`flow/constraint.sdc`:
```
create_clock -name core_clock -period 24.1 [get_ports {clk}]
set_input_delay 4.8200 -clock core_clock [delete_from_list [all_inputs] [get_ports {clk}]]
set_output_delay 4.8200 -clock core_clock [all_outputs]
set_load 0.01 [all_outputs]
```
`flow/design.v`:
```
module alu_top (
    input             clk,
    input      [15:0] a,
    input      [15:0] b,
    input      [2:0]  opcode,
    input             mode,
    output reg [15:0] result,
    output reg        za,
    output reg        zb,
    output reg        eq,
    output reg        gt,
    output reg        lt
);
    reg [15:0] a_q, b_q;
    reg [2:0]  opcode_q;
    reg        mode_q;
    wire [15:0] alu_out;
    wire        za_w, zb_w, eq_w, gt_w, lt_w;
    ALU u_alu (.a(a_q), .b(b_q), .opcode(opcode_q), .mode(mode_q),
               .outALU(alu_out), .za(za_w), .zb(zb_w), .eq(eq_w), .gt(gt_w), .lt(lt_w));
    always @(posedge clk) begin
        a_q      <= a;
        b_q      <= b;
        opcode_q <= opcode;
        mode_q   <= mode;
        result   <= alu_out;
        za       <= za_w;
        zb       <= zb_w;
        eq       <= eq_w;
        gt       <= gt_w;
        lt       <= lt_w;
    end
endmodule

module arith(a,b,opcode,outau);
input [15:0] a;
input [15:0] b;
input [2:0] opcode;
output [15:0] outau;
reg [15:0] outau;
always@(*)
begin
	case(opcode)
	3'b000: outau = a+b;
	3'b001: outau = a * b;
	3'b010: if (a > b) begin
		outau = a - b;
		end
		else begin
		outau = b - a;
		end
	3'b011: if (a > b) begin
		outau = (b == 16'h0000) ? 16'h0000 : a / b;
		end
		else begin
		outau = (a == 16'h0000) ? 16'h0000 : b / a;
		end
	default outau = 16'h0000;
	endcase
end
endmodule
module logic_unit(a,b,opcode,outlu,za,zb,eq,gt,lt);
input [15:0] a;
input [15:0] b;
input [2:0] opcode;
output [15:0] outlu;
output za, zb,eq,gt,lt;
reg [15:0] outlu;
reg za,zb,eq,gt,lt;
always@(*)
begin
	case(opcode)
	3'b000: outlu = (a & b);
	3'b001: outlu = (a | b);
	3'b010: outlu = (~(a | b));
	3'b011: outlu = (~(a & b));
	3'b100: outlu = (~ a);
	3'b101: outlu = (~ b);
	3'b110: outlu = (a ^ b);
	3'b111: outlu = (~(a ^ b));
	endcase
end
always@(*)
begin
	if( a == b) begin
	eq = 1;
	end
	else begin
	eq = 0;
	end
	if ( a > b) begin
	gt = 1;
	end
	else begin
	gt = 0;
	end
	if ( a < b) begin
	lt = 1;
	end
	else begin
	lt = 0;
	end
	if( a == 16'h0000) begin
	za = 1;
	end
	else begin
	za = 0;
	end
	if (b == 16'h0000) begin
	zb = 1;
	end
	else begin
	zb = 0;
	end
end
endmodule
module ALU( a, b, opcode, mode, outALU, za, zb, eq, gt, lt);
input [15:0] a;
input [15:0] b;
input [2:0] opcode;
input mode;
output [15:0] outALU;
output za, zb, eq, gt, lt;
reg [15:0] outALU;
reg za, zb, eq, gt, lt;
wire [15:0] outau;
wire [15:0] outlu;
wire tza, tzb, teq, tgt, tlt;
arith a1 (.a(a), .b(b), .opcode(opcode), .outau(outau));
logic_unit l1 (.a(a), .b(b), .opcode(opcode), .outlu(outlu), .za(tza), .zb(tzb), .eq(teq), .gt(tgt), .lt(tlt));
always@(*)
begin
	if(mode == 0) begin
	outALU = outau;
	end
	else if (mode == 1) begin
	outALU = outlu;
	end
	else begin
	outALU = 16'h0000;
	end
	za = tza;
	zb = tzb;
	eq = teq;
	gt = tgt;
	lt = tlt;
end
endmodule
```
`flow/run.sh`:
```
#!/bin/bash
# the make line also repeats each setting of config.mk as NAME=value (left out here)
make -C /OpenROAD-flow-scripts/flow DESIGN_CONFIG=/design/flow/config.mk WORK_HOME=/design/flow/orfs CLKGATE_MAP_FILE= finish
```
`flow/config.mk`:
```
export PLATFORM = sky130hd
export DESIGN_NAME = alu_top
export DESIGN_NICKNAME = alu_top
export VERILOG_FILES = /design/flow/design.v
export SDC_FILE = /design/flow/constraint.sdc
export NUM_CORES = 4
export LEC_CHECK = 0
export ABC_AREA = 1
export CAP_MARGIN = 0
export CELL_PAD_IN_SITES_DETAIL_PLACEMENT = 2
export CELL_PAD_IN_SITES_GLOBAL_PLACEMENT = 3
export CORE_MARGIN = 2
export CORE_UTILIZATION = 24
export MAX_ROUTING_LAYER = met4
export MIN_ROUTING_LAYER = met1
export PLACE_DENSITY_LB_ADDON = 0.17
export SLEW_MARGIN = 40
export TNS_END_PERCENT = 15
```
==> ci_impl_report.md, run 1 <==
### Metrics collected by this job

| Metric | Value |
|---|---|
| ANT nets after route | `0` |
| CP startpoint kind | `flop` |
| Clk root buf | `clkbuf_16` |
| Crit path DAT | `around 31 ns` |
| Flop+latch power | `about 110 µW` |
| Final hold violation count | `0` |
| Yosys xor share | `approximately 5.3%` |
| Switching Fraction | `between 40% and 50%` |
| Worst path depth | `roughly 250` |
| Critical path endpoint category | `flop` |
| FF-to-FF path depth | `247` |
| Buf/Inv on CP | `between 40 and 50` |
| Worst reg2reg path endpoint | `result[0]$_DFF_P_` |
| Die width | `around 260 µm` |
| Post-Place Cells | `around 3700` |
| Std cell rows | `93` |
| Post-synth EDFFs | `0` |
| MaxCap Viol Count | `0` |
| Hold worst-path end | `result[0]$_DFF_P_` |
| Mapped cell area | `15600 µm²` |
| Tool warnings | `a little under 80` |
| Compound-Gate Fraction of Synth Area | `17.4%` |
| First-pass GRT wire length | `roughly 120 mm` |
| Worst Setup Slack, final | `-6.73 ns` |
| GRT Residual Overflow | `0` |
| Post-synth cell types | `69` |
| Non-filler instance count after layout | `between 3000 and 4000` |
| Clock Pin Slew Worst Setup and Hold Paths | `~0.08 ns` |
| 1st-iter DRT viols | `~700` |
| PortBufs | `roughly 57` |
| Core area | `~64000 µm²` |
| Routed WL | `approximately 88 mm` |
| Period utilization | `128%` |
| Unrepaired setup endpoints after global routing | `yes` |
| Die Span Y | `around 260 µm` |
| Clk latency of the worst-skew pair | `0.41 ns` |
| Setup-failing EPs final | `4` |
| Comb power | `1500 µW` |
| Inserted Clock Buffers | `9` |
| Comb area leader | `adder cells` |
| Antenna diode count | `0` |
| Clk pwr share | `between 8 and 9%` |
| NetSw | `approximately 870 µW` |
| Ys Warns | `4` |
| Int Pwr | `about 900 µW` |
| Hold Startpoint | `opcode_q[0]$_DFF_P_` |
| Synth Net Count | `between 2000 and 3000` |
| I/O Pins | `between 50 and 60` |
| Leak Pwr | `~0.013 µW` |
| Max Slew Vio Count | `0` |
| Max Freq | `between 0.03 and 0.04 GHz` |
| Worst Hold Depth | `3` |
| Registers, synthesis | `between 50 and 60` |
| Max incr delay on CP | `roughly 0.35 ns` |
| Post-route minimum period | `a little over 30 ns` |
| Pwr Density | `71.5 nW/µm²` |
| Biggest area consumer among synthesized cells | `ha_1` |
| Flop-to-flop setup slack | `-6.73 ns` |
| Chip Area, Yosys | `15600 µm²` |
| Slowest-stage cell, CP | `dfxtp_2` |
| Peak VDD IR | `41.5 µV` |
| DRC viols | `0` |
| Crit path max-delay family | `AND-OR/OR-AND gates` |
| Die Size | `approximately 67000 µm²` |
| Pin count of the biggest net entering global routing | `28` |
| Top cells, area | `ha_1 20%, nand2_1 12%, fa_1 11%, inv_1 9.6%, dfxtp_1 7.3%` |
| Fillers | `7495` |
| Register area | `between 1000 and 1500 µm²` |
| Combinational power share | `85.1%` |
| Via density | `about 4.8` |
| SO Viols | `setup timing` |
| TritonRoute pass-1 iters | `7` |
| Top cell type's share of synthesized area | `between 10% and 20%` |
| Clock group | `approximately 150 µW` |
| Clock skew | `roughly 0.025 ns` |
| Post-Synthesis Cells | `around 2300` |
| CP max FO | `7` |
| CTS tree | `built` |
| Avg WL per Cell | `between 20 and 25 µm` |
| Fa+ha+maj area frac | `a little under a third` |
| Prevailing post-synth register cell | `dfxtp_1` |
| Cell with the most instances after synthesis | `nand2_1` |
| Reg power frac | `around 6.3%` |
| Max Buffers Root-to-Sink | `2` |
| Post-synth ARST share | `0%` |
| H-tree depth | `3` |
| CP Data Required Time | `24.37 ns` |
| Mux frac, synth | `0.0640%` |
| GRT Total Usage | `between 20% and 30%` |
| Post-Synth Simple-Gate Area | `between 20% and 30%` |
| Placer Congestion | `0.883` |
| Clock Sinks | `57` |
| Nets | `~3400` |
| FP Util | `around 24%` |
| Post-synth top cells | `495 x nand2_1, 398 x inv_1, 248 x ha_1, 119 x nor2_1, 107 x o21ai_0` |
| Max power group | `combinational logic` |
| Critical path endpoint | `result[0]$_DFF_P_` |
| Initial antenna violation count | `2` |
| Status | `finished with violations` |
| Cell mode on critical path | `nand2_2` |
| Yosys cell count | `2296` |
| Vias in the first global route | `between 20000 and 25000` |
| Overall power | `approximately 1800 µW` |
| Register share after synthesis | `7.30%` |
| Avg Inst Size Synth | `between 6 and 7 µm²` |
| Rel. slew slack | `between 40% and 50%` |
| Crit path launch | `b_q[7]$_DFF_P_` |
| Synth-to-Final Area Change | `57.5%` |
| Worst min path class | `reg -> reg` |
| Comb area | `approximately 14000 µm²` |
| Kind of critical path | `reg -> reg` |
| DP HPWL | `65.5 mm` |
| DR vias | `between 15000 and 20000` |
| Startpoint of the worst-slack reg-to-reg timing path | `b_q[7]$_DFF_P_` |
| Least-Margin Pin Slew | `just under 0.9 ns` |
[per-layer routing]
metal	track usage (%)	up-vias	part of all wire, %
met5	-	-	0
met4	8.49	0	2.9
met3	2.32	132	2.2
met2	45.7	283	53
met1	29.3	9544	42
li1	-	8865	-
[stage by stage]
step / hold WS (ns) / utilization (%) / TNS, ns / worst slack [ns] / area [µm²]
floorplan: 0.515 / - / -11.29 / -5.42 / 15900
global placement: 0.753 / 33.3 / -12.43 / -5.87 / 21500
detailed placement: 0.806 / 33.3 / -20.46 / -8.13 / 21500
CTS: 0.791 / 35.7 / -13.05 / -5.92 / 23000
global route: 0.839 / 38.2 / -21.48 / -8.48 / 24600
finish: 0.799 / 38.2 / -15.33 / -6.73 / 24600
[final cells by class]
class,instances,area share (%)
clock inverter,6,0.269
timing repair buffer,794,25.5
inverter,419,6.50
multi-input combinational,1745,57.6
tap,855,4.34
clock buffer,10,0.971
sequential,57,4.80
[timing repair]
item | 4_1_cts | 5_1_grt
setup buffers | 84 | 67
hold buffers | 0 | 0
gates cloned | 2 | 1
pin swaps | 113 | 223
setup endpoints to repair | 4 | 4
gates resized | 142 | 252
==> run 2, diff against run 1 <==
Settings changed: ABC_AREA 1 to default, CAP_MARGIN 0 to 40, CELL_PAD_IN_SITES_DETAIL_PLACEMENT 2 to default, CELL_PAD_IN_SITES_GLOBAL_PLACEMENT 3 to default, CORE_UTILIZATION 24 to 27, CTS_CLUSTER_DIAMETER from default to 349, CTS_CLUSTER_SIZE from default to 89, GPL_ROUTABILITY_DRIVEN from default to 0, HOLD_SLACK_MARGIN from default to 0.16, MAX_ROUTING_LAYER met4 to met5, MIN_ROUTING_LAYER met1 to met2, PLACE_DENSITY_LB_ADDON 0.17 to 0.12, TNS_END_PERCENT 15 to default.
Clock period 24.1 ns to 50.6 ns, I/O delays scaled along.
==> ci_impl_report.md, run 2 <==
### Metrics collected by this job

| Metric | Value |
|---|---|
| Comb area leader | `adder cells` |
| Post-Synth Simple-Gate Area | `between 10% and 20%` |
| Die Size | `62000 µm²` |
| Max incr delay on CP | `between 0.8 and 0.9 ns` |
| Core area | `slightly below 60000 µm²` |
| Crit path max-delay family | `AND-OR/OR-AND gates` |
| Post-CTS sizing | `0` |
| H-tree depth | `3` |
| Status | `timing/DRC/antenna clean` |
| Tool warnings | `74` |
| Prevailing post-synth register cell | `dfxtp_1` |
| Reg power frac | `7.1%` |
| Startpoint of the worst-slack reg-to-reg timing path | `a_q[2]$_DFF_P_` |
| I/O Pins | `~58` |
| Unrepaired setup endpoints after global routing | `no` |
| Inserted Clock Buffers | `9` |
| CP max FO | `29` |
| Setup-failing EPs final | `0` |
| Die width | `about 250 µm` |
| Clk pwr share | `under 10%` |
| Least-Margin Pin Slew | `roughly 0.88 ns` |
| Flop+latch power | `54.0 µW` |
| Chip Area, Yosys | `roughly 16000 µm²` |
| Worst reg2reg path endpoint | `result[0]$_DFF_P_` |
| Post-route setup TNS | `0 ns` |
| Combinational power share | `85.0%` |
| Kind of critical path | `reg -> reg` |
| Post-synth ARST share | `0%` |
| Hold_ws | `approximately 0.90 ns` |
| Post CTS Setup Buffer Count | `0` |
| Critical path endpoint | `result[0]$_DFF_P_` |
| Synth Net Count | `between 2000 and 3000` |
| Max Buffers Root-to-Sink | `2` |
| Max Slew Vio Count | `0` |
| Routed WL | `~80 mm` |
| Hold bufs inserted after CTS | `0` |
| Clk latency of the worst-skew pair | `0.38 ns` |
| ANT nets after route | `0` |
| Hold worst-path end | `result[1]$_DFF_P_` |
| Yosys xor share | `7.78%` |
| Mux frac, synth | `between 5 and 6%` |
| Clk root buf | `clkbuf_16` |
| Max power group | `combinational logic` |
| FP Util | `around 27%` |
| Registers, synthesis | `57` |
| Top cell type's share of synthesized area | `19.1%` |
| Cell mode on critical path | `ha_1` |
| Post-synth EDFFs | `0` |
| Fa+ha+maj area frac | `roughly 29%` |
| Worst Hold Depth | `3` |
| Clock group | `between 50 and 60 µW` |
| Mapped cell area | `16200 µm²` |
| NetSw | `around 440 µW` |
| DR vias | `23300` |
| TritonRoute pass-1 iters | `17` |
| Worst min path class | `reg -> reg` |
| Switching Fraction | `between 50% and 60%` |
| Post-Synthesis Cells | `between 2000 and 2500` |
| Nets | `roughly 2500` |
| Register share after synthesis | `approximately 7%` |
| Leak Pwr | `~0.008 µW` |
| Peak VDD IR | `58.8 µV` |
| Biggest area consumer among synthesized cells | `ha_1` |
| Via density | `~7.8` |
| Clock Sinks | `~57` |
| Worst path depth | `138` |
| First-pass GRT wire length | `between 100 and 150 mm` |
| DP HPWL | `around 56 mm` |
| Crit path launch | `a_q[2]$_DFF_P_` |
| DP Area | `approximately 18000 µm²` |
| Post-synth top cells | `248 x ha_1, 229 x nand2_1, 202 x nor2_1, 195 x inv_1, 167 x a21oi_1` |
| Vias in the first global route | `between 20000 and 30000` |
| Critical path endpoint category | `flop` |
| Hold Startpoint | `mode_q$_DFF_P_` |
| Die Span Y | `approximately 250 µm` |
| Int Pwr | `around 320 µW` |
| Std cell rows | `~89` |
| MaxCap Viol Count | `0` |
| Pin count of the biggest net entering global routing | `approximately 45` |
| Post-synth cell types | `roughly 94` |
| PortBufs | `about 57` |
| Post-route minimum period | `approximately 37 ns` |
| Compound-Gate Fraction of Synth Area | `a little under a quarter` |
| Final hold violation count | `0` |
| Ys Warns | `4` |
| Rel. slew slack | `around 40%` |
| GRT Total Usage | `between 30% and 40%` |
| Clock Pin Slew Worst Setup and Hold Paths | `roughly 0.070 ns` |
| GRT Residual Overflow | `0` |
| Comb power | `between 600 and 700 µW` |
| Top cells, area | `ha_1 19%, fa_1 10%, dfxtp_1 7.0%, xnor2_1 5.3%, nand2_1 5.3%` |
| Max Freq | `0.0268 GHz` |
| FF-to-FF path depth | `roughly 140` |
| 1st-iter DRT viols | `between 5000 and 6000` |
| CP Data Required Time | `approximately 51 ns` |
| Overall power | `756 µW` |
| Avg Inst Size Synth | `7.48 µm²` |
| Initial antenna violation count | `1` |
| Pwr Density | `~42 nW/µm²` |
| Final instance area | `18000 µm²` |
| Buf/Inv on CP | `9` |
| Slowest-stage cell, CP | `dfxtp_1` |
| CP startpoint kind | `flop` |
| Avg WL per Cell | `approximately 26 µm` |
| Fillers | `between 6000 and 7000` |
| Synth-to-Final Area Change | `11.1%` |
| Cell with the most instances after synthesis | `ha_1` |
| Clock skew | `0.0206 ns` |
| Period utilization | `around three quarters` |
| DRC viols | `0` |
| Yosys cell count | `2167` |
| Crit path DAT | `37.58 ns` |
| Flop-to-flop setup slack | `approximately 13 ns` |
| CTS tree | `built` |
[run 2: layout make-up]
class / instances / area [µm²] / area share [%]
repair buffers: 101 / 893 / 4.96
well taps: 773 / 967 / 5.37
flip-flops and latches: 57 / 1140 / 6.34
clock buffers: 10 / 229 / 1.27
multi-input cells: 1809 / 14000 / 77.6
clock inverters: 6 / 35.0 / 0.194
diodes: 6 / 15.0 / 0.0833
inverters: 202 / 761 / 4.22
[run 2: through the flow]
stage	util (%)	instances	setup slack (ns)
after floorplan	-	2167	20.09
after global placement	29.8	2939	14.67
after detailed placement	29.9	2941	14.91
after CTS	30.3	2957	14.79
after global routing	30.4	2959	11.22
final	30.4	2964	13.28
[run 2: metal layers]
layer / GRT usage [%] / vias up / share of wire, %
li1: - / 7596 / -
met1: - / 7763 / 0
met2: 40.9 / 6813 / 43
met3: 50.1 / 1024 / 41
met4: 12.2 / 70 / 13
met5: 25.6 / - / 2.1
==> run 3, diff against run 2 <==
Settings changed: CAP_MARGIN 40 to 0, CELL_PAD_IN_SITES_DETAIL_PLACEMENT from default to 2, CELL_PAD_IN_SITES_GLOBAL_PLACEMENT from default to 3, CORE_UTILIZATION 27 to 32, CTS_CLUSTER_DIAMETER 349 to default, CTS_CLUSTER_SIZE 89 to default, GPL_ROUTABILITY_DRIVEN 0 to default, HOLD_SLACK_MARGIN 0.16 to default, MAX_ROUTING_LAYER met5 to met4, PLACE_DENSITY_LB_ADDON 0.12 to 0.17, SETUP_SLACK_MARGIN from default to 5.0.
Clock period 50.6 ns to 29.6 ns, I/O delays scaled along.
==> ci_impl_report.md, run 3 <==
### Metrics collected by this job

| Metric | Value |
|---|---|
| Status | `timing/DRC/antenna clean` |
| I/O Pins | `slightly below 60` |
| Clk latency of the worst-skew pair | `around 0.38 ns` |
| Peak VDD IR | `~120 µV` |
| Post-synth EDFFs | `0` |
| Hold bufs inserted after CTS | `0` |
| DR vias | `25800` |
| Comb area leader | `adder cells` |
| Worst min path class | `reg -> reg` |
| Pwr Density | `roughly 71 nW/µm²` |
| Post-Synthesis Cells | `between 2000 and 2500` |
| Clk pwr share | `between 6 and 7%` |
| Pin count of the biggest net entering global routing | `between 40 and 50` |
| Fa+ha+maj area frac | `between 20% and 30%` |
| Setup-failing EPs final | `0` |
| Post-synth cell types | `around 94` |
| Max power group | `combinational logic` |
| Clock group | `~110 µW` |
| Int Pwr | `699 µW` |
| Yosys cell count | `2167` |
| Period utilization | `a little over nine tenths` |
| Kind of critical path | `reg -> reg` |
| Crit path launch | `a_q[0]$_DFF_P_` |
| Initial antenna violation count | `1` |
| Switching Fraction | `56.2%` |
| Inserted Clock Buffers | `9` |
| H-tree depth | `3` |
| Prevailing post-synth register cell | `dfxtp_1` |
| Die Size | `52500 µm²` |
| Worst Hold Depth | `3` |
| Comb power | `1400 µW` |
| Critical path endpoint | `result[0]$_DFF_P_` |
| ANT nets after route | `0` |
| Avg Inst Size Synth | `7.48 µm²` |
| Vias in the first global route | `between 20000 and 30000` |
| Flop-to-flop setup slack | `1.25 ns` |
| Chip Area, Yosys | `roughly 16000 µm²` |
| Post-Synth Simple-Gate Area | `a little under a fifth` |
| Critical path endpoint category | `flop` |
| FF-to-FF path depth | `149` |
| Startpoint of the worst-slack reg-to-reg timing path | `a_q[0]$_DFF_P_` |
| TritonRoute pass-1 iters | `12` |
| Nets | `approximately 2800` |
| Least-Margin Pin Slew | `about 1.1 ns` |
| CP Data Required Time | `~30 ns` |
| Buf/Inv on CP | `19` |
| Worst Setup Slack, final | `~1.3 ns` |
| GRT Residual Overflow | `0` |
| Registers, synthesis | `roughly 57` |
| DRC viols | `0` |
| Max Buffers Root-to-Sink | `2` |
| Final hold violation count | `0` |
| 1st-iter DRT viols | `5128` |
| Fillers | `between 5000 and 6000` |
| Slowest-stage cell, CP | `ha_1` |
| DP HPWL | `roughly 67 mm` |
| Unrepaired setup endpoints after global routing | `yes` |
| Post-synth ARST share | `0%` |
| GRT Total Usage | `54.6%` |
| Combinational power share | `87.6%` |
| Die Span Y | `approximately 230 µm` |
| Register share after synthesis | `~7.0%` |
| Std cell rows | `82` |
| Register area | `between 1000 and 1500 µm²` |
| Mux frac, synth | `~5.9%` |
| Routed WL | `about 95 mm` |
| Hold_ws | `0.830 ns` |
| Worst reg2reg path endpoint | `result[0]$_DFF_P_` |
| Clock skew | `roughly 0.023 ns` |
| Flop+latch power | `around 90 µW` |
| Biggest area consumer among synthesized cells | `ha_1` |
| Cell with the most instances after synthesis | `ha_1` |
| Ys Warns | `4` |
| Synth-to-Final Area Change | `37.8%` |
| Clk root buf | `clkbuf_16` |
| Reg power frac | `under 10%` |
| Hold worst-path end | `zb$_DFF_P_` |
| Max Freq | `0.0353 GHz` |
| Leak Pwr | `0.00963 µW` |
| First-pass GRT wire length | `between 100 and 150 mm` |
| FP Util | `approximately 32%` |
| Top cell type's share of synthesized area | `a little under a fifth` |
| CP startpoint kind | `flop` |
| Clock Pin Slew Worst Setup and Hold Paths | `about 0.070 ns` |
| Avg WL per Cell | `30.1 µm` |
| Rel. slew slack | `26.8%` |
| Core area | `50100 µm²` |
| CTS tree | `built` |
| Comb area | `16100 µm²` |
| Post-route minimum period | `~28 ns` |
| PortBufs | `around 57` |
| Worst path depth | `approximately 150` |
| Max Slew Vio Count | `0` |
| Clock Sinks | `between 50 and 60` |
| Place WS | `-0.278 ns` |
| Synth Net Count | `2535` |
| Post-synth top cells | `248 x ha_1, 229 x nand2_1, 202 x nor2_1, 195 x inv_1, 167 x a21oi_1` |
| Yosys xor share | `between 7 and 8%` |
| Compound-Gate Fraction of Synth Area | `a little under a quarter` |
| Mapped cell area | `~16000 µm²` |
| MaxCap Viol Count | `0` |
| Tool warnings | `about 77` |
| Max incr delay on CP | `0.44 ns` |
| Crit path max-delay family | `AND-OR/OR-AND gates` |
| Top cells, area | `ha_1 19%, fa_1 10%, dfxtp_1 7.0%, xnor2_1 5.3%, nand2_1 5.3%` |
| CP max FO | `8` |
| Placer Congestion | `1.09` |
| Die width | `229 µm` |
| Via density | `around 8.2` |
| Hold Startpoint | `b_q[9]$_DFF_P_` |
| Crit path DAT | `approximately 29 ns` |
| NetSw | `roughly 900 µW` |
run 3: stage by stage:
step                      instances  cell area, µm²  util (%)  TNS [ns]  total power, µW
after floorplan                2167           17200         -         0              828
after global placement         2925           18900      37.7         0             1180
after detailed placement       2925           18900      37.8    -0.278             1210
after CTS                      3070           21100      42.1         0             1420
after global routing           3141           22300      44.6         0             1690
final                          3147           22300      44.6         0             1600
run 3: area by class of cell:
class	instances	area share [%]
repair buffers	378	14.0
well taps	672	3.76
multi-input cells	1811	72.0
diodes	11	0.123
flip-flops and latches	57	5.24
clock buffers	10	1.07
inverters	202	3.61
clock inverters	6	0.185
run 3: per-layer routing:
metal | wire length, µm | GRT usage, %
met4 | 12500 | 15.4
met5 | 0 | -
met3 | 37300 | 66.8
met1 | 0 | -
met2 | 45000 | 63.6
run 3: repair_timing:
action,4_1_cts,5_1_grt
endpoints found under the setup margin,3,4
cloned,2,1
resized,182,145
pin swaps,98,121
buffers inserted,127,62
==> run 4, diff against run 3 <==
Settings changed: ABC_AREA from default to 1, CORE_UTILIZATION 32 to 24, GPL_ROUTABILITY_DRIVEN from default to 0, HOLD_SLACK_MARGIN from default to 0.23, MIN_ROUTING_LAYER met2 to met1, PLACE_DENSITY_LB_ADDON 0.17 to 0.05, SETUP_SLACK_MARGIN 5.0 to default, SLEW_MARGIN 40 to 30, TNS_END_PERCENT from default to 20.
Clock period 29.6 ns to 24.1 ns, I/O delays scaled along.
==> ci_impl_report.md, run 4 <==
### Metrics collected by this job

| Metric | Value |
|---|---|
| Status | `finished with violations` |
| SO Viols | `setup timing` |
| Max power group | `combinational logic` |
| CP startpoint kind | `flop` |
| Reg power frac | `under 10%` |
| Top cells, area | `ha_1 20%, nand2_1 12%, fa_1 11%, inv_1 9.6%, dfxtp_1 7.3%` |
| Top cell type's share of synthesized area | `19.8%` |
| Post-route minimum period | `29.59 ns` |
| Chip Area, Yosys | `approximately 16000 µm²` |
| Post-synth EDFFs | `0` |
| Final instance area | `around 24000 µm²` |
| Yosys cell count | `around 2300` |
| Mapped cell area | `15600 µm²` |
| Worst path depth | `approximately 250` |
| Clk pwr share | `under 10%` |
| Fillers | `7590` |
| DR vias | `18500` |
| Clock Sinks | `around 57` |
| Critical path endpoint | `result[0]$_DFF_P_` |
| Worst reg2reg path endpoint | `result[0]$_DFF_P_` |
| GRT Total Usage | `between 20% and 30%` |
| Inserted Clock Buffers | `9` |
| Fa+ha+maj area frac | `a little under a third` |
| Std cell rows | `about 93` |
| Post-synth ARST share | `0%` |
| Die Size | `around 67000 µm²` |
| Least-Margin Pin Slew | `approximately 1.0 ns` |
| Overall power | `1730 µW` |
| Crit path DAT | `between 20 and 30 ns` |
| Hold Startpoint | `opcode_q[0]$_DFF_P_` |
| Pwr Density | `70.7 nW/µm²` |
| PortBufs | `~57` |
| Hold_ws | `0.782 ns` |
| Post-Synthesis Cells | `2296` |
| Via density | `around 4.8` |
| Register area | `1180 µm²` |
| Core area | `about 64000 µm²` |
| Peak VDD IR | `38.2 µV` |
| Critical path endpoint category | `flop` |
| Clk root buf | `clkbuf_16` |
| Slowest-stage cell, CP | `fa_2` |
| Final hold violation count | `0` |
| Comb area leader | `adder cells` |
| Pin count of the biggest net entering global routing | `28` |
| First-pass GRT wire length | `around 120 mm` |
| MaxCap Viol Count | `0` |
| DP HPWL | `66.7 mm` |
| Routed WL | `86.0 mm` |
| Hold bufs inserted after CTS | `0` |
| Unrepaired setup endpoints after global routing | `yes` |
| Cell with the most instances after synthesis | `nand2_1` |
| Post-synth top cells | `495 x nand2_1, 398 x inv_1, 248 x ha_1, 119 x nor2_1, 107 x o21ai_0` |
| Max incr delay on CP | `between 0.3 and 0.4 ns` |
| GRT Residual Overflow | `0` |
| ANT nets after route | `0` |
| Compound-Gate Fraction of Synth Area | `17.4%` |
| Tool warnings | `between 70 and 80` |
| FP Util | `between 20% and 30%` |
| Cell mode on critical path | `nand2_2` |
| Nets | `about 3400` |
| CTS tree | `built` |
| Int Pwr | `873 µW` |
| TritonRoute pass-1 iters | `5` |
| Worst min path class | `reg -> reg` |
| Max Slew Vio Count | `0` |
| Non-filler instance count after layout | `3876` |
| Initial antenna violation count | `2` |
| Post-synth cell types | `just under 70` |
| Startpoint of the worst-slack reg-to-reg timing path | `a_q[0]$_DFF_P_` |
| Rel. slew slack | `a little over 30%` |
| Clk latency of the worst-skew pair | `between 0.3 and 0.4 ns` |
| Yosys xor share | `under 10%` |
| Buf/Inv on CP | `approximately 57` |
| Comb power | `between 1000 and 1500 µW` |
| Clock group | `144 µW` |
| Clock Pin Slew Worst Setup and Hold Paths | `0.06 ns` |
| Setup-failing EPs final | `3` |
| Crit path launch | `a_q[0]$_DFF_P_` |
| Avg Inst Size Synth | `slightly below 7 µm²` |
| Clock skew | `about 0.018 ns` |
| Worst Hold Depth | `3` |
| Prevailing post-synth register cell | `dfxtp_1` |
| Comb area | `~14000 µm²` |
| Max Buffers Root-to-Sink | `2` |
| Mux frac, synth | `less than 1%` |
| Vias in the first global route | `~20000` |
| Registers, synthesis | `roughly 57` |
| Leak Pwr | `roughly 0.013 µW` |
| Synth Net Count | `about 2700` |
| Worst Setup Slack, final | `-5.49 ns` |
| 1st-iter DRT viols | `about 730` |
| Die Span Y | `259 µm` |
| Post-Synth Simple-Gate Area | `between 20% and 30%` |
| Flop+latch power | `113 µW` |
| Hold worst-path end | `result[0]$_DFF_P_` |
| DRC viols | `0` |
| H-tree depth | `3` |
| Register share after synthesis | `~7.3%` |
| Crit path max-delay family | `AND-OR/OR-AND gates` |
| Flop-to-flop setup slack | `-5.49 ns` |
| Post-Place Cells | `around 3700` |
| DP Area | `around 21000 µm²` |
| Ys Warns | `4` |
| Kind of critical path | `reg -> reg` |
| NetSw | `858 µW` |
| Avg WL per Cell | `between 20 and 25 µm` |
| FF-to-FF path depth | `between 200 and 250` |
| Max Freq | `0.0338 GHz` |
| I/O Pins | `a little under 60` |
| Combinational power share | `a little under nine tenths` |
| Biggest area consumer among synthesized cells | `ha_1` |
| Synth-to-Final Area Change | `56.7%` |
| CP max FO | `7` |
| Switching Fraction | `49.6%` |
| CP Data Required Time | `24.34 ns` |
| Die width | `259 µm` |
| Period utilization | `123%` |
## run 4: area by class of cell
class / instances / area share (%)
Multi-Input combinational cell: 1746 / 57.9
Sequential cell: 57 / 4.82
Antenna cell: 4 / 0.0409
Inverter: 419 / 6.54
Clock buffer: 10 / 0.935
Tap cell: 855 / 4.37
Clock inverter: 6 / 0.276
Timing Repair Buffer: 779 / 25.1
## run 4: what timing repair did
item / 4_1_cts / 5_1_grt
buffers inserted: 74 / 79
endpoints found under the setup margin: 4 / 4
pin swaps: 97 / 226
resized: 127 / 258
gates cloned: 3 / 0
## run 4: per-layer routing
layer  vias to the layer above  GRT usage (%)  wire length (µm)
li1                       8838              -                 -
met1                      9349           32.9             40200
met2                       235           42.1             41300
met3                        89           2.81              2200
met4                         0           6.72              2210
met5                         -              -                 0
## run 4: per-stage QoR
stage          utilization (%)  setup WS [ns]  setup TNS (ns)
2_1_floorplan                -          -5.42          -11.29
3_3_place_gp              33.1          -6.07          -13.56
4_1_cts                   35.2          -5.85          -12.99
5_1_grt                   38.0          -7.59          -18.59
6_report                  38.0          -5.49          -11.95
3_5_place_dp              33.1          -7.86          -19.39
==> run 5, diff against run 4 <==
Settings changed: ABC_AREA 1 to default, CAP_MARGIN 0 to 20, CELL_PAD_IN_SITES_DETAIL_PLACEMENT 2 to default, CELL_PAD_IN_SITES_GLOBAL_PLACEMENT 3 to default, CORE_ASPECT_RATIO from default to 1.94, CORE_UTILIZATION 24 to 40, CTS_CLUSTER_DIAMETER from default to 57, CTS_CLUSTER_SIZE from default to 98, GPL_ROUTABILITY_DRIVEN 0 to default, HOLD_SLACK_MARGIN 0.23 to default, MAX_ROUTING_LAYER met4 to default, MIN_ROUTING_LAYER met1 to default, PLACE_DENSITY from default to 0.66, PLACE_DENSITY_LB_ADDON 0.05 to default, SLEW_MARGIN 30 to 20, TNS_END_PERCENT 20 to default.
Clock period 24.1 ns to 45.0 ns, I/O delays scaled along.
==> ci_impl_report.md, run 5 <==
### Metrics collected by this job

| Metric | Value |
|---|---|
| Pwr Density | `46.2 nW/µm²` |
| DP Area | `about 17000 µm²` |
| Kind of critical path | `reg -> reg` |
| Avg Inst Size Synth | `approximately 7.5 µm²` |
| Post-CTS sizing | `0` |
| Startpoint of the worst-slack reg-to-reg timing path | `b_q[3]$_DFF_P_` |
| Slowest-stage cell, CP | `dfxtp_1` |
| Prevailing post-synth register cell | `dfxtp_1` |
| DRC viols | `0` |
| Max incr delay on CP | `roughly 0.87 ns` |
| Critical path endpoint | `result[0]$_DFF_P_` |
| Avg WL per Cell | `27.8 µm` |
| Mapped cell area | `16200 µm²` |
| Biggest area consumer among synthesized cells | `ha_1` |
| CP Data Required Time | `around 45 ns` |
| Clock skew | `between 0.02 and 0.025 ns` |
| FF-to-FF path depth | `135` |
| Post-synth top cells | `248 x ha_1, 229 x nand2_1, 202 x nor2_1, 195 x inv_1, 167 x a21oi_1` |
| DP HPWL | `just over 60 mm` |
| Max Slew Vio Count | `0` |
| GRT Residual Overflow | `0` |
| Post-route minimum period | `between 30 and 40 ns` |
| Rel. slew slack | `between 20% and 30%` |
| Die Span Y | `~280 µm` |
| Clk latency of the worst-skew pair | `approximately 0.40 ns` |
| Hold Startpoint | `mode_q$_DFF_P_` |
| Pin count of the biggest net entering global routing | `between 60 and 70` |
| Top cells, area | `ha_1 19%, fa_1 10%, dfxtp_1 7.0%, xnor2_1 5.3%, nand2_1 5.3%` |
| Post-Synthesis Cells | `around 2200` |
| Flop+latch power | `61.0 µW` |
| Mux frac, synth | `~5.9%` |
| Routed WL | `~75 mm` |
| I/O Pins | `between 50 and 60` |
| GRT Total Usage | `a little over a third` |
| Post-synth EDFFs | `0` |
| Setup-failing EPs final | `0` |
| Vias in the first global route | `17800` |
| PortBufs | `around 57` |
| Yosys cell count | `2167` |
| Hold_ws | `between 0.8 and 0.9 ns` |
| Core area | `about 40000 µm²` |
| Chip Area, Yosys | `16200 µm²` |
| Final hold violation count | `0` |
| Met1 Track Usage GR | `a little under a third` |
| Inserted Clock Buffers | `9` |
| Crit path launch | `b_q[3]$_DFF_P_` |
| Grt peak-use layer | `met2` |
| Initial antenna violation count | `3` |
| Worst min path class | `reg -> reg` |
| NetSw | `between 400 and 500 µW` |
| CP startpoint kind | `flop` |
| Registers, synthesis | `about 57` |
| Cell with the most instances after synthesis | `ha_1` |
| Peak VDD IR | `45.9 µV` |
| Period utilization | `a little over four fifths` |
| Crit path DAT | `slightly below 40 ns` |
| Clock group | `~84 µW` |
| Post-synth cell types | `~94` |
| Int Pwr | `between 300 and 400 µW` |
| Nets | `between 2000 and 3000` |
| M3 GR Usage | `under 10%` |
| Top cell type's share of synthesized area | `approximately a fifth` |
| Tool warnings | `roughly 74` |
| Comb area leader | `adder cells` |
| Post-synth ARST share | `0%` |
| Post-route setup TNS | `0 ns` |
| Yosys xor share | `7.78%` |
| 1st-iter DRT viols | `1137` |
| Compound-Gate Fraction of Synth Area | `a little under a quarter` |
| Max power group | `combinational logic` |
| Unrepaired setup endpoints after global routing | `no` |
| Ys Warns | `4` |
| Flop-to-flop setup slack | `around 6.8 ns` |
| Die Size | `roughly 42000 µm²` |
| Synth-to-Final Area Change | `9.01%` |
| Fillers | `just over 4000` |
| Die width | `roughly 150 µm` |
| Via density | `6.26` |
| Max Buffers Root-to-Sink | `2` |
| Critical path endpoint category | `flop` |
| Crit path max-delay family | `AND-OR/OR-AND gates` |
| Buf/Inv on CP | `10` |
| Reg power frac | `about 7.5%` |
| Status | `timing/DRC/antenna clean` |
| Comb power | `approximately 670 µW` |
| Register share after synthesis | `under 10%` |
| Post CTS Setup Buffer Count | `0` |
| Final instance area | `around 18000 µm²` |
| First-pass GRT wire length | `110 mm` |
| Clk pwr share | `~10%` |
| CP max FO | `37` |
| Post-Synth Simple-Gate Area | `about a fifth` |
| Worst path depth | `between 100 and 150` |
| GRT met2 Usage | `around 63%` |
| Clock Sinks | `~57` |
| Least-Margin Pin Slew | `1.08 ns` |
| Combinational power share | `around 80%` |
| Fa+ha+maj area frac | `29.4%` |
| Hold bufs inserted after CTS | `0` |
| DR vias | `between 15000 and 20000` |
| Synth Net Count | `~2500` |
| Switching Fraction | `between 50 and 60%` |
| MaxCap Viol Count | `0` |
| CTS tree | `built` |
| Clk root buf | `clkbuf_16` |
| TritonRoute pass-1 iters | `6` |
| Worst reg2reg path endpoint | `result[0]$_DFF_P_` |
| Leak Pwr | `between 0.008 and 0.009 µW` |
| Max Freq | `~0.026 GHz` |
| Placer Congestion | `around 1.1` |
| FP Util | `40.6%` |
| Hold worst-path end | `result[1]$_DFF_P_` |
| Std cell rows | `~100` |
| ANT nets after route | `0` |
| H-tree depth | `3` |
| Cell mode on critical path | `ha_1` |
| Clock Pin Slew Worst Setup and Hold Paths | `~0.07 ns` |
| Worst Hold Depth | `3` |
-- run 5: layout make-up --
class                   count  area (µm²)  share of cell area [%]
diodes                      2        5.00                  0.0283
clock buffers              11         253                    1.43
clock inverters             5        77.6                   0.439
inverters                 202         761                    4.30
multi-input cells        1809       13900                    78.6
flip-flops and latches     57        1140                    6.46
well taps                 520         651                    3.68
repair buffers            100         893                    5.05
-- run 5: routing by layer --
layer	wire length, µm	part of all wire [%]
met1	23300	31
met3	4520	6.0
met4	9570	13
met5	13	0.017
met2	37800	50
-- run 5: per-stage QoR --
step                util, %  setup slack (ns)  power, µW  std cells
floorplan                 -             14.49        514       2167
global placement       43.4              8.11        721       2687
detailed placement     43.4              7.52        727       2687
CTS                    44.2              7.36        814       2703
global route           44.2              4.64        879       2704
finish                 44.3              6.85        818       2706
==> run 6, diff against run 5 <==
Settings changed: ABC_AREA from default to 1, CORE_ASPECT_RATIO 1.94 to default, CORE_UTILIZATION 40 to 68, CTS_CLUSTER_DIAMETER 57 to 29, CTS_CLUSTER_SIZE 98 to 15, MAX_ROUTING_LAYER from default to met4, PLACE_DENSITY 0.66 to default, TNS_END_PERCENT from default to 5.
Clock period 45.0 ns to 24.5 ns, I/O delays scaled along.
==> ci_impl_report.md, run 6 <==
### Yosys + OpenROAD results

| Metric | Value |
|---|---|
| Synth Net Count | `between 2000 and 3000` |
| Post-synth ARST share | `0%` |
| Mapped cell area | `about 16000 µm²` |
| Die Size | `between 20000 and 25000 µm²` |
| First error | `[ERROR GRT-0116] Global routing finished with congestion. Check the congestion regions in the DRC Viewer.` |
| Post-Place Cells | `between 3000 and 4000` |
| I/O Pins | `58` |
| Core area | `between 20000 and 25000 µm²` |
| DP HPWL | `around 48 mm` |
| GRT Residual Overflow | `40` |
| H-tree depth | `3` |
| Cell with the most instances after synthesis | `nand2_1` |
| Avg Inst Size Synth | `roughly 6.8 µm²` |
| Comb area leader | `adder cells` |
| Inserted Clock Buffers | `9` |
| DP Area | `~20000 µm²` |
| Yosys cell count | `~2300` |
| Register share after synthesis | `around 7.3%` |
| Post-Synth Simple-Gate Area | `26.7%` |
| Max Buffers Root-to-Sink | `2` |
| Registers, synthesis | `around 57` |
| Clk root buf | `clkbuf_16` |
| Post-synth top cells | `495 x nand2_1, 398 x inv_1, 248 x ha_1, 119 x nor2_1, 107 x o21ai_0` |
| Hold bufs inserted after CTS | `0` |
| Clock Sinks | `about 57` |
| Die width | `156 µm` |
| Post-synth cell types | `~69` |
| FP Util | `69.3%` |
| Biggest area consumer among synthesized cells | `ha_1` |
| Std cell rows | `roughly 55` |
| Post-synth EDFFs | `0` |
| GRT Total Usage | `about three quarters` |
| Mux frac, synth | `less than 1%` |
| Exit stage | `global routing (5_1_grt)` |
| Place WS | `-6.58 ns` |
| PortBufs | `between 50 and 60` |
| Placer Congestion | `around 1.2` |
| Ys Warns | `4` |
| Chip Area, Yosys | `around 16000 µm²` |
| Status | `aborted with a tool error` |
| Post-Synthesis Cells | `about 2300` |
| Compound-Gate Fraction of Synth Area | `between 10% and 20%` |
| Top cells, area | `ha_1 20%, nand2_1 12%, fa_1 11%, inv_1 9.6%, dfxtp_1 7.3%` |
| Fa+ha+maj area frac | `30.5%` |
| Die Span Y | `between 150 and 200 µm` |
| Top cell type's share of synthesized area | `19.8%` |
| Prevailing post-synth register cell | `dfxtp_1` |
| Yosys xor share | `5.32%` |
[run 6: what timing repair did]
item	CTS
buffers inserted	69
resized	83
pin swaps	81
endpoints found under the setup margin	3
cloned	1
[run 6: metrics by stage]
stage	TNS [ns]	total power, µW
floorplan	-10.09	809
global placement	-7.30	1150
detailed placement	-14.46	1230
CTS	-11.03	1450
[run 6: per-layer routing]
metal	track usage, %	GRT overflow
met1	73.0	0
met2	92.5	20
met3	51.6	0
met4	69.9	20
met5	-	-
==> run 7, diff against run 6 <==
Settings changed: ABC_AREA 1 to 0, CAP_MARGIN 20 to 0, CELL_PAD_IN_SITES_DETAIL_PLACEMENT from default to 2, CELL_PAD_IN_SITES_GLOBAL_PLACEMENT from default to 3, CORE_ASPECT_RATIO from default to 1.58, CORE_UTILIZATION 68 to 24, CTS_CLUSTER_DIAMETER 29 to default, CTS_CLUSTER_SIZE 15 to default, GPL_ROUTABILITY_DRIVEN from default to 0, HOLD_SLACK_MARGIN from default to 0.23, MAX_ROUTING_LAYER met4 to met5, MIN_ROUTING_LAYER from default to met2, PLACE_DENSITY_LB_ADDON from default to 0.05, SETUP_SLACK_MARGIN from default to 3.94, SLEW_MARGIN 20 to 30, TNS_END_PERCENT 5 to 20.
Clock period 24.5 ns to 24.1 ns, I/O delays scaled along.
==> ci_impl_report.md, run 7 <==
### Metrics collected by this job

| Metric | Value |
|---|---|
| Status | `finished with violations` |
| SO Viols | `setup timing` |
| Max Buffers Root-to-Sink | `2` |
| Final core utilization | `a little under two fifths` |
| Combinational power share | `about nine tenths` |
| NetSw | `approximately 1200 µW` |
| I/O Pins | `roughly 58` |
| Mux frac, synth | `just under 6%` |
| Clock Sinks | `between 50 and 60` |
| Critical path endpoint category | `flop` |
| Die Size | `between 60000 and 70000 µm²` |
| Post-Synth Simple-Gate Area | `around a fifth` |
| Prevailing post-synth register cell | `dfxtp_1` |
| Crit path DAT | `roughly 28 ns` |
| Leak Pwr | `roughly 0.012 µW` |
| Crit path max-delay family | `AND-OR/OR-AND gates` |
| Non-filler instance count after layout | `approximately 3700` |
| CP startpoint kind | `flop` |
| FP Util | `24.3%` |
| CP max FO | `7` |
| Chip Area, Yosys | `between 15000 and 20000 µm²` |
| Core area | `roughly 67000 µm²` |
| Std cell rows | `between 100 and 150` |
| PortBufs | `approximately 57` |
| CTS tree | `built` |
| DRC viols | `0` |
| Max Freq | `approximately 0.035 GHz` |
| Max Slew Vio Count | `0` |
| Post-synth EDFFs | `0` |
| Peak VDD IR | `158 µV` |
| Max power group | `combinational logic` |
| CP Data Required Time | `~24 ns` |
| DP HPWL | `~82 mm` |
| FF-to-FF path depth | `around 140` |
| Post-synth top cells | `248 x ha_1, 229 x nand2_1, 202 x nor2_1, 195 x inv_1, 167 x a21oi_1` |
| Slowest-stage cell, CP | `or4_4` |
| GRT Residual Overflow | `0` |
| Unrepaired setup endpoints after global routing | `yes` |
| H-tree depth | `3` |
| Fa+ha+maj area frac | `29.4%` |
| Crit path launch | `a_q[0]$_DFF_P_` |
| Critical path endpoint | `result[0]$_DFF_P_` |
| Setup-failing EPs final | `3` |
| Pwr Density | `between 90 and 100 nW/µm²` |
| Place WS | `-5.04 ns` |
| Hold bufs inserted after CTS | `0` |
| Post-synth cell types | `approximately 94` |
| Rel. slew slack | `between 20 and 30%` |
| Post-synth ARST share | `0%` |
| Hold Startpoint | `mode_q$_DFF_P_` |
| Reg power frac | `under 10%` |
| Biggest area consumer among synthesized cells | `ha_1` |
| Worst Hold Depth | `2` |
| Post-Synthesis Cells | `roughly 2200` |
| Ys Warns | `4` |
| Switching Fraction | `54.2%` |
| Via density | `about 7.5` |
| Vias in the first global route | `between 30000 and 40000` |
| Die Span Y | `between 300 and 400 µm` |
| Hold worst-path end | `result[12]$_DFF_P_` |
| Buf/Inv on CP | `15` |
| Nets | `roughly 3200` |
| Post-route minimum period | `about 28 ns` |
| Clock Pin Slew Worst Setup and Hold Paths | `0.06 ns` |
| Tool warnings | `approximately 78` |
| Synth Net Count | `2535` |
| 1st-iter DRT viols | `between 4000 and 5000` |
| Int Pwr | `roughly 1100 µW` |
| Cell mode on critical path | `ha_4` |
| Post-Place Cells | `3556` |
| Kind of critical path | `reg -> reg` |
| Least-Margin Pin Slew | `between 1 and 1.5 ns` |
| MaxCap Viol Count | `0` |
| Period utilization | `117%` |
| Worst Setup Slack, final | `-4.07 ns` |
| Register share after synthesis | `under 10%` |
| ANT nets after route | `0` |
| Clk latency of the worst-skew pair | `0.39 ns` |
| Clk root buf | `clkbuf_16` |
| Flop+latch power | `about 110 µW` |
| Routed WL | `between 100 and 150 mm` |
| Clk pwr share | `under 10%` |
| GRT Total Usage | `between 40 and 50%` |
| Pin count of the biggest net entering global routing | `~44` |
| Registers, synthesis | `57` |
| Worst min path class | `reg -> reg` |
| Max incr delay on CP | `0.56 ns` |
| Flop-to-flop setup slack | `-4.07 ns` |
| Synth-to-Final Area Change | `55.0%` |
| Clock group | `around 160 µW` |
| TritonRoute pass-1 iters | `12` |
| Compound-Gate Fraction of Synth Area | `approximately a quarter` |
| Avg Inst Size Synth | `7.48 µm²` |
| First-pass GRT wire length | `~150 mm` |
| Post-route setup TNS | `-8.62 ns` |
| Die width | `about 210 µm` |
| Top cells, area | `ha_1 19%, fa_1 10%, dfxtp_1 7.0%, xnor2_1 5.3%, nand2_1 5.3%` |
| Cell with the most instances after synthesis | `ha_1` |
| Startpoint of the worst-slack reg-to-reg timing path | `a_q[0]$_DFF_P_` |
| DR vias | `~28000` |
| Comb area leader | `adder cells` |
| Yosys xor share | `under 10%` |
| Fillers | `~7600` |
| Clock skew | `a little over 0.02 ns` |
| Comb power | `slightly above 2000 µW` |
| Mapped cell area | `~16000 µm²` |
| Avg WL per Cell | `~29 µm` |
| Hold_ws | `between 0.8 and 0.9 ns` |
| Top cell type's share of synthesized area | `a little under a fifth` |
| Worst reg2reg path endpoint | `result[0]$_DFF_P_` |
| Inserted Clock Buffers | `9` |
| Final hold violation count | `0` |
| Yosys cell count | `~2200` |
| Worst path depth | `~140` |
| Initial antenna violation count | `2` |
## run 7: metrics by stage
| stage | cell area (µm²) | power (µW) |
|---|---|---|
| finish | 25100 | 2290 |
| global route | 25100 | 2450 |
| CTS | 23900 | 2060 |
| floorplan | 17200 | 1020 |
| detailed placement | 22500 | 1810 |
| global placement | 22500 | 1750 |
## run 7: routing by layer
metal  routed length (µm)  vias to the layer above  part of all wire (%)  GRT usage [%]
li1                     -                     8928                     -              -
met1                    0                     9098                     0              -
met2                55100                     8473                    52           58.8
met3                36600                     1083                    34           50.3
met4                13800                       36                    13           15.2
met5                 1250                        -                   1.2           14.1
## run 7: repair_timing
item,4_1_cts,5_1_grt
resized,112,137
setup endpoints to repair,5,6
pin swaps,90,125
gates cloned,2,0
setup buffers,61,60
## run 7: area by class of cell
class,count,area (µm²),share of cell area (%)
timing repair buffer,763,6010,23.9
antenna,13,32.5,0.129
tap,847,1060,4.21
clock inverter,2,60.1,0.239
multi-input combinational,1810,15800,62.7
clock buffer,13,270,1.07
sequential,57,1150,4.59
inverter,202,781,3.11
==> run 8, diff against run 7 <==
Settings changed: ABC_AREA 0 to default, CAP_MARGIN 0 to 20, CELL_PAD_IN_SITES_DETAIL_PLACEMENT 2 to default, CELL_PAD_IN_SITES_GLOBAL_PLACEMENT 3 to default, CORE_ASPECT_RATIO 1.58 to default, CORE_UTILIZATION 24 to 72, CTS_CLUSTER_DIAMETER from default to 151, GPL_ROUTABILITY_DRIVEN 0 to default, HOLD_SLACK_MARGIN 0.23 to default, MAX_ROUTING_LAYER met5 to met4, MIN_ROUTING_LAYER met2 to default, PLACE_DENSITY_LB_ADDON 0.05 to 0.01, SETUP_SLACK_MARGIN 3.94 to default, SLEW_MARGIN 30 to 20, TNS_END_PERCENT 20 to 5.
Clock period 24.1 ns to 28.4 ns, I/O delays scaled along.
==> ci_impl_report.md, run 8 <==
### Yosys + OpenROAD results

| Metric | Value |
|---|---|
| H-tree depth | `3` |
| I/O Pins | `around 58` |
| Post-Synth Simple-Gate Area | `18.7%` |
| Fa+ha+maj area frac | `approximately 29%` |
| Biggest area consumer among synthesized cells | `ha_1` |
| Mux frac, synth | `~5.9%` |
| Compound-Gate Fraction of Synth Area | `roughly a quarter` |
| Std cell rows | `54` |
| Hold bufs inserted after CTS | `0` |
| Post-synth EDFFs | `0` |
| Prevailing post-synth register cell | `dfxtp_1` |
| First error | `[ERROR GRT-0232] Routing congestion too high. Check the congestion heatmap in the GUI.` |
| Post-synth cell types | `~94` |
| GRT Total Usage | `between 70% and 80%` |
| Post-Synthesis Cells | `between 2000 and 2500` |
| Yosys xor share | `under 10%` |
| Die Span Y | `between 150 and 200 µm` |
| Chip Area, Yosys | `approximately 16000 µm²` |
| Placer Congestion | `approximately 1.2` |
| Clock Sinks | `approximately 57` |
| Synth Net Count | `between 2000 and 3000` |
| Registers, synthesis | `57` |
| Exit stage | `global routing (5_1_grt)` |
| Clk root buf | `clkbuf_16` |
| DP HPWL | `between 40 and 50 mm` |
| Core area | `22000 µm²` |
| Die width | `154 µm` |
| PortBufs | `roughly 57` |
| Top cell type's share of synthesized area | `approximately a fifth` |
| FP Util | `73.9%` |
| DP Area | `18000 µm²` |
| Status | `aborted with a tool error` |
| GRT Residual Overflow | `~87` |
| Ys Warns | `4` |
| Cell with the most instances after synthesis | `ha_1` |
| Post-synth top cells | `248 x ha_1, 229 x nand2_1, 202 x nor2_1, 195 x inv_1, 167 x a21oi_1` |
| Place WS | `-1.81 ns` |
| Max Buffers Root-to-Sink | `2` |
| Top cells, area | `ha_1 19%, fa_1 10%, dfxtp_1 7.0%, xnor2_1 5.3%, nand2_1 5.3%` |
| Die Size | `~24000 µm²` |
| Inserted Clock Buffers | `9` |
| Register share after synthesis | `a little over 7%` |
| Avg Inst Size Synth | `between 7 and 8 µm²` |
| Mapped cell area | `roughly 16000 µm²` |
| Yosys cell count | `~2200` |
| Comb area leader | `adder cells` |
| Post-synth ARST share | `0%` |
==> run 8: what timing repair did <==
action	CTS
gates resized	43
setup buffers	16
cloned	1
endpoints found under the setup margin	2
pin swaps	10
==> run 8: stage by stage <==
step	cells	power [µW]
after floorplan	2167	822
after global placement	2565	1040
after detailed placement	2565	1080
after CTS	2598	1230
==> run 8: routing by layer <==
metal	GRT overflow	global-route usage, %
met2	44	93.3
met5	-	-
met1	2	78.7
met3	3	64.5
met4	38	76.4
==> run 9, diff against run 8 <==
Settings changed: CAP_MARGIN 20 to 0, CELL_PAD_IN_SITES_DETAIL_PLACEMENT from default to 0, CORE_UTILIZATION 72 to 65, CTS_CLUSTER_DIAMETER 151 to 29, MIN_ROUTING_LAYER from default to met1, PLACE_DENSITY_LB_ADDON 0.01 to default, SETUP_SLACK_MARGIN from default to 5.0, TNS_END_PERCENT 5 to default.
Clock period 28.4 ns to 29.6 ns, I/O delays scaled along.
==> ci_impl_report.md, run 9 <==
### Yosys + OpenROAD results

| Metric | Value |
|---|---|
| Std cell rows | `between 50 and 60` |
| Post-Synth Simple-Gate Area | `18.7%` |
| DP Area | `roughly 18000 µm²` |
| Post-synth EDFFs | `0` |
| Die Span Y | `162 µm` |
| Post-synth ARST share | `0%` |
| Place WS | `-0.150 ns` |
| Top cell type's share of synthesized area | `roughly a fifth` |
| Mux frac, synth | `under 10%` |
| Post-synth top cells | `248 x ha_1, 229 x nand2_1, 202 x nor2_1, 195 x inv_1, 167 x a21oi_1` |
| Registers, synthesis | `57` |
| Avg Inst Size Synth | `roughly 7.5 µm²` |
| Placer Congestion | `roughly 1.1` |
| Compound-Gate Fraction of Synth Area | `23.8%` |
| Inserted Clock Buffers | `9` |
| Post-Synthesis Cells | `2167` |
| Core area | `24400 µm²` |
| PortBufs | `57` |
| Mapped cell area | `~16000 µm²` |
| Die Size | `~26000 µm²` |
| Cell with the most instances after synthesis | `ha_1` |
| DP HPWL | `~50 mm` |
| Chip Area, Yosys | `between 15000 and 20000 µm²` |
| Yosys xor share | `7.78%` |
| H-tree depth | `3` |
| Prevailing post-synth register cell | `dfxtp_1` |
| Ys Warns | `4` |
| Die width | `162 µm` |
| Biggest area consumer among synthesized cells | `ha_1` |
| First error | `[ERROR GRT-0232] Routing congestion too high. Check the congestion heatmap in the GUI.` |
| Comb area leader | `adder cells` |
| FP Util | `66.5%` |
| Register share after synthesis | `under 10%` |
| Top cells, area | `ha_1 19%, fa_1 10%, dfxtp_1 7.0%, xnor2_1 5.3%, nand2_1 5.3%` |
| GRT Total Usage | `around 94%` |
| Post-Place Cells | `roughly 2500` |
| Clk root buf | `clkbuf_16` |
| Clock Sinks | `57` |
| GRT Residual Overflow | `a little over 1000` |
| Post-synth cell types | `94` |
| Max Buffers Root-to-Sink | `2` |
| Exit stage | `global routing (5_1_grt)` |
| I/O Pins | `~58` |
| Hold bufs inserted after CTS | `0` |
| Status | `aborted with a tool error` |
| Fa+ha+maj area frac | `29.4%` |
| Synth Net Count | `approximately 2500` |
| Yosys cell count | `approximately 2200` |
[run 9: stage by stage]
step / hold WS [ns] / total power [µW] / setup TNS (ns)
floorplan: 0.556 / 828 / 0
global placement: 0.749 / 1080 / 0
detailed placement: 0.747 / 1120 / -0.150
CTS: 0.781 / 1370 / 0
[run 9: routing by layer]
metal	overflow	GRT usage [%]
met5	-	-
met4	251	97.9
met3	63	81.4
met2	637	110
met1	57	88.3
[run 9: what timing repair did]
| item | in CTS |
|---|---|
| buffers inserted | 251 |
| endpoints found under the hold margin | 0 |
| gates cloned | 2 |
| endpoints found under the setup margin | 3 |
| pin swaps | 115 |
| gates resized | 219 |
==> run 10, diff against run 9 <==
Settings changed: ABC_AREA from default to 1, CAP_MARGIN 0 to 20, CELL_PAD_IN_SITES_DETAIL_PLACEMENT 0 to default, CORE_UTILIZATION 65 to 66, CTS_CLUSTER_DIAMETER 29 to 190, CTS_CLUSTER_SIZE from default to 98, GPL_ROUTABILITY_DRIVEN from default to 0, HOLD_SLACK_MARGIN from default to 0.28, MAX_ROUTING_LAYER met4 to default, MIN_ROUTING_LAYER met1 to default, PLACE_DENSITY from default to 0.36, SETUP_SLACK_MARGIN 5.0 to default, TNS_END_PERCENT from default to 5.
Clock period 29.6 ns to 45.0 ns, I/O delays scaled along.
==> ci_impl_report.md, run 10 <==
### Metrics collected by this job

| Metric | Value |
|---|---|
| Crit path DAT | `38.49 ns` |
| NetSw | `around 330 µW` |
| Worst min path class | `reg -> reg` |
| Synth Net Count | `around 2700` |
| Setup-failing EPs final | `0` |
| Kind of critical path | `reg -> reg` |
| Post-route minimum period | `~38 ns` |
| TritonRoute pass-1 iters | `8` |
| Clock skew | `between 0.009 and 0.01 ns` |
| DP Area | `about 16000 µm²` |
| Combinational power share | `around 78%` |
| Registers, synthesis | `between 50 and 60` |
| Crit path max-delay family | `AND-OR/OR-AND gates` |
| Hold worst-path end | `result[0]$_DFF_P_` |
| CP startpoint kind | `flop` |
| Slowest-stage cell, CP | `dfxtp_1` |
| First-pass GRT wire length | `slightly below 80 mm` |
| Compound-Gate Fraction of Synth Area | `between 10% and 20%` |
| CP max FO | `68` |
| Vias in the first global route | `around 15000` |
| Tool warnings | `about 76` |
| Ys Warns | `4` |
| Hold Startpoint | `mode_q$_DFF_P_` |
| Flop+latch power | `~63 µW` |
| Antenna diode count | `0` |
| CTS tree | `built` |
| Least-Margin Pin Slew | `roughly 1.1 ns` |
| Clock Sinks | `around 57` |
| Post-CTS sizing | `0` |
| Mapped cell area | `around 16000 µm²` |
| PortBufs | `roughly 57` |
| Post CTS Setup Buffer Count | `0` |
| Avg WL per Cell | `between 15 and 20 µm` |
| Nets | `roughly 2700` |
| Core area | `23300 µm²` |
| Critical path endpoint | `result[0]$_DFF_P_` |
| Post-route setup TNS | `0 ns` |
| Flop-to-flop setup slack | `about 6.7 ns` |
| 1st-iter DRT viols | `roughly 1400` |
| DR vias | `15700` |
| Worst reg2reg path endpoint | `result[0]$_DFF_P_` |
| Clk pwr share | `12.3%` |
| Peak VDD IR | `37.4 µV` |
| Max power group | `combinational logic` |
| Critical path endpoint category | `flop` |
| Initial antenna violation count | `0` |
| Max Slew Vio Count | `0` |
| Register area | `1140 µm²` |
| Post-synth ARST share | `0%` |
| Routed WL | `around 50 mm` |
| Place WS | `7.46 ns` |
| Die width | `about 160 µm` |
| Comb area | `between 10000 and 15000 µm²` |
| Rel. slew slack | `around 25%` |
| Period utilization | `~85%` |
| Prevailing post-synth register cell | `dfxtp_1` |
| Final instance area | `around 17000 µm²` |
| Leak Pwr | `0.00911 µW` |
| Clock Pin Slew Worst Setup and Hold Paths | `0.06 ns` |
| Comb power | `492 µW` |
| Die Size | `roughly 25000 µm²` |
| ANT nets after route | `0` |
| Reg power frac | `9.9%` |
| Switching Fraction | `52.7%` |
| Fa+ha+maj area frac | `a little under a third` |
| CP Data Required Time | `between 40 and 50 ns` |
| Yosys xor share | `5.32%` |
| Inserted Clock Buffers | `9` |
| Cell with the most instances after synthesis | `nand2_1` |
| H-tree depth | `3` |
| Mux frac, synth | `less than 1%` |
| FF-to-FF path depth | `approximately 240` |
| Startpoint of the worst-slack reg-to-reg timing path | `a_q[4]$_DFF_P_` |
| Status | `timing/DRC/antenna clean` |
| Post-Synthesis Cells | `approximately 2300` |
| Clock group | `a little under 80 µW` |
| Unrepaired setup endpoints after global routing | `no` |
| Final hold violation count | `0` |
| DP HPWL | `roughly 38 mm` |
| Clk latency of the worst-skew pair | `around 0.36 ns` |
| Hold bufs inserted after CTS | `0` |
| Worst Hold Depth | `2` |
| Max incr delay on CP | `~0.89 ns` |
| Register share after synthesis | `7.30%` |
| Yosys cell count | `between 2000 and 2500` |
| Die Span Y | `158 µm` |
| Post-synth EDFFs | `0` |
| Pin count of the biggest net entering global routing | `between 60 and 70` |
| Post-synth top cells | `495 x nand2_1, 398 x inv_1, 248 x ha_1, 119 x nor2_1, 107 x o21ai_0` |
| Via density | `5.97` |
| Top cells, area | `ha_1 20%, nand2_1 12%, fa_1 11%, inv_1 9.6%, dfxtp_1 7.3%` |
| Final core utilization | `a little over 70%` |
| Clk root buf | `clkbuf_16` |
| Post-synth cell types | `69` |
| Int Pwr | `approximately 300 µW` |
| Pwr Density | `~38 nW/µm²` |
| GRT Residual Overflow | `0` |
| Overall power | `roughly 630 µW` |
| MaxCap Viol Count | `0` |
| Chip Area, Yosys | `15600 µm²` |
| Max Buffers Root-to-Sink | `2` |
| Biggest area consumer among synthesized cells | `ha_1` |
| Std cell rows | `about 56` |
| Avg Inst Size Synth | `6.81 µm²` |
| Buf/Inv on CP | `33` |
| Fillers | `slightly above 2000` |
| I/O Pins | `between 50 and 60` |
| DRC viols | `0` |
| Crit path launch | `a_q[4]$_DFF_P_` |
| Max Freq | `approximately 0.026 GHz` |
| Synth-to-Final Area Change | `6.68%` |
| FP Util | `about two thirds` |
| Post-Synth Simple-Gate Area | `26.7%` |
| Cell mode on critical path | `nand2_1` |
| GRT Total Usage | `about two fifths` |
| Comb area leader | `adder cells` |
| Worst Setup Slack, final | `a little under 7 ns` |
| Top cell type's share of synthesized area | `19.8%` |
| Worst path depth | `240` |
[run 10: routing by layer]
metal	routed length, µm	global-route usage, %
met5	0	0
met4	3530	25.8
met3	5480	8.95
met2	21900	66.2
met1	19200	49.0
[run 10: metrics by stage]
stage	cells	hold WS, ns
2_1_floorplan	2296	0.515
3_3_place_gp	2617	0.696
3_5_place_dp	2617	0.725
4_1_cts	2633	0.720
5_1_grt	2633	0.763
6_report	2633	0.752
[run 10: cell type report]
| cell class | instances | area share [%] |
|---|---|---|
| clock buffer | 9 | 1.35 |
| clock inverter | 7 | 0.608 |
| inverter | 419 | 9.44 |
| multi-input combinational | 1744 | 75.0 |
| sequential | 57 | 6.84 |
| tap | 319 | 2.39 |
| timing repair buffer | 78 | 4.37 |
==> run 11, diff against run 10 <==
Settings changed: CORE_UTILIZATION 66 to 68, CTS_CLUSTER_DIAMETER 190 to 281, CTS_CLUSTER_SIZE 98 to 16, GPL_ROUTABILITY_DRIVEN 0 to default, HOLD_SLACK_MARGIN 0.28 to -0.1, PLACE_DENSITY 0.36 to default, TNS_END_PERCENT 5 to 30.
Clock period 45.0 ns to 27.8 ns, I/O delays scaled along.
==> ci_impl_report.md, run 11 <==
### Yosys + OpenROAD results

| Metric | Value |
|---|---|
| Clk root buf | `clkbuf_16` |
| Fa+ha+maj area frac | `a little under a third` |
| Max Buffers Root-to-Sink | `2` |
| H-tree depth | `3` |
| Hold bufs inserted after CTS | `0` |
| GRT Residual Overflow | `~130` |
| Ys Warns | `4` |
| Placer Congestion | `around 1.2` |
| Post-Synthesis Cells | `approximately 2300` |
| GRT Total Usage | `about four fifths` |
| First error | `[ERROR GRT-0116] Global routing finished with congestion. Check the congestion regions in the DRC Viewer.` |
| Post-synth cell types | `about 70` |
| Status | `aborted with a tool error` |
| Die Size | `approximately 24000 µm²` |
| DP HPWL | `approximately 46 mm` |
| Comb area leader | `adder cells` |
| Post-synth EDFFs | `0` |
| I/O Pins | `58` |
| Inserted Clock Buffers | `9` |
| Cell with the most instances after synthesis | `nand2_1` |
| Post-synth top cells | `495 x nand2_1, 398 x inv_1, 248 x ha_1, 119 x nor2_1, 107 x o21ai_0` |
| Register share after synthesis | `7.30%` |
| Top cells, area | `ha_1 20%, nand2_1 12%, fa_1 11%, inv_1 9.6%, dfxtp_1 7.3%` |
| Registers, synthesis | `57` |
| Core area | `between 20000 and 25000 µm²` |
| Clock Sinks | `between 50 and 60` |
| Yosys xor share | `5.32%` |
| Prevailing post-synth register cell | `dfxtp_1` |
| FP Util | `69.3%` |
| Exit stage | `global routing (5_1_grt)` |
| Std cell rows | `approximately 55` |
| Compound-Gate Fraction of Synth Area | `~17%` |
| Mapped cell area | `between 15000 and 20000 µm²` |
| Die width | `about 160 µm` |
| Top cell type's share of synthesized area | `approximately a fifth` |
| Yosys cell count | `between 2000 and 2500` |
| PortBufs | `about 57` |
| Mux frac, synth | `less than 1%` |
| Post-Synth Simple-Gate Area | `about a quarter` |
| Die Span Y | `about 160 µm` |
| Chip Area, Yosys | `around 16000 µm²` |
| Post-synth ARST share | `0%` |
| Place WS | `-2.75 ns` |
| Biggest area consumer among synthesized cells | `ha_1` |
| Avg Inst Size Synth | `6.81 µm²` |
| Synth Net Count | `2664` |
==> run 11: per-stage QoR <==
stage	cell area [µm²]	utilization [%]	TNS (ns)	total power, µW	cells
after CTS	21400	94.7	-1.33	1270	3152
after detailed placement	19800	87.7	-4.25	1060	3022
after global placement	19800	87.7	-0.730	997	3022
after floorplan	15900	-	-2.26	713	2296
==> run 11: layer usage <==
| layer | GRT overflow | global-route usage (%) |
|---|---|---|
| met3 | 4 | 66.4 |
| met1 | 2 | 79.4 |
| met5 | 0 | 38.3 |
| met2 | 64 | 95.8 |
| met4 | 55 | 81.7 |
==> run 11: what timing repair did <==
item	CTS
resized	101
endpoints found under the setup margin	2
pin swaps	99
cloned	1
setup buffers	113
Power and IR drop assume default switching activity.
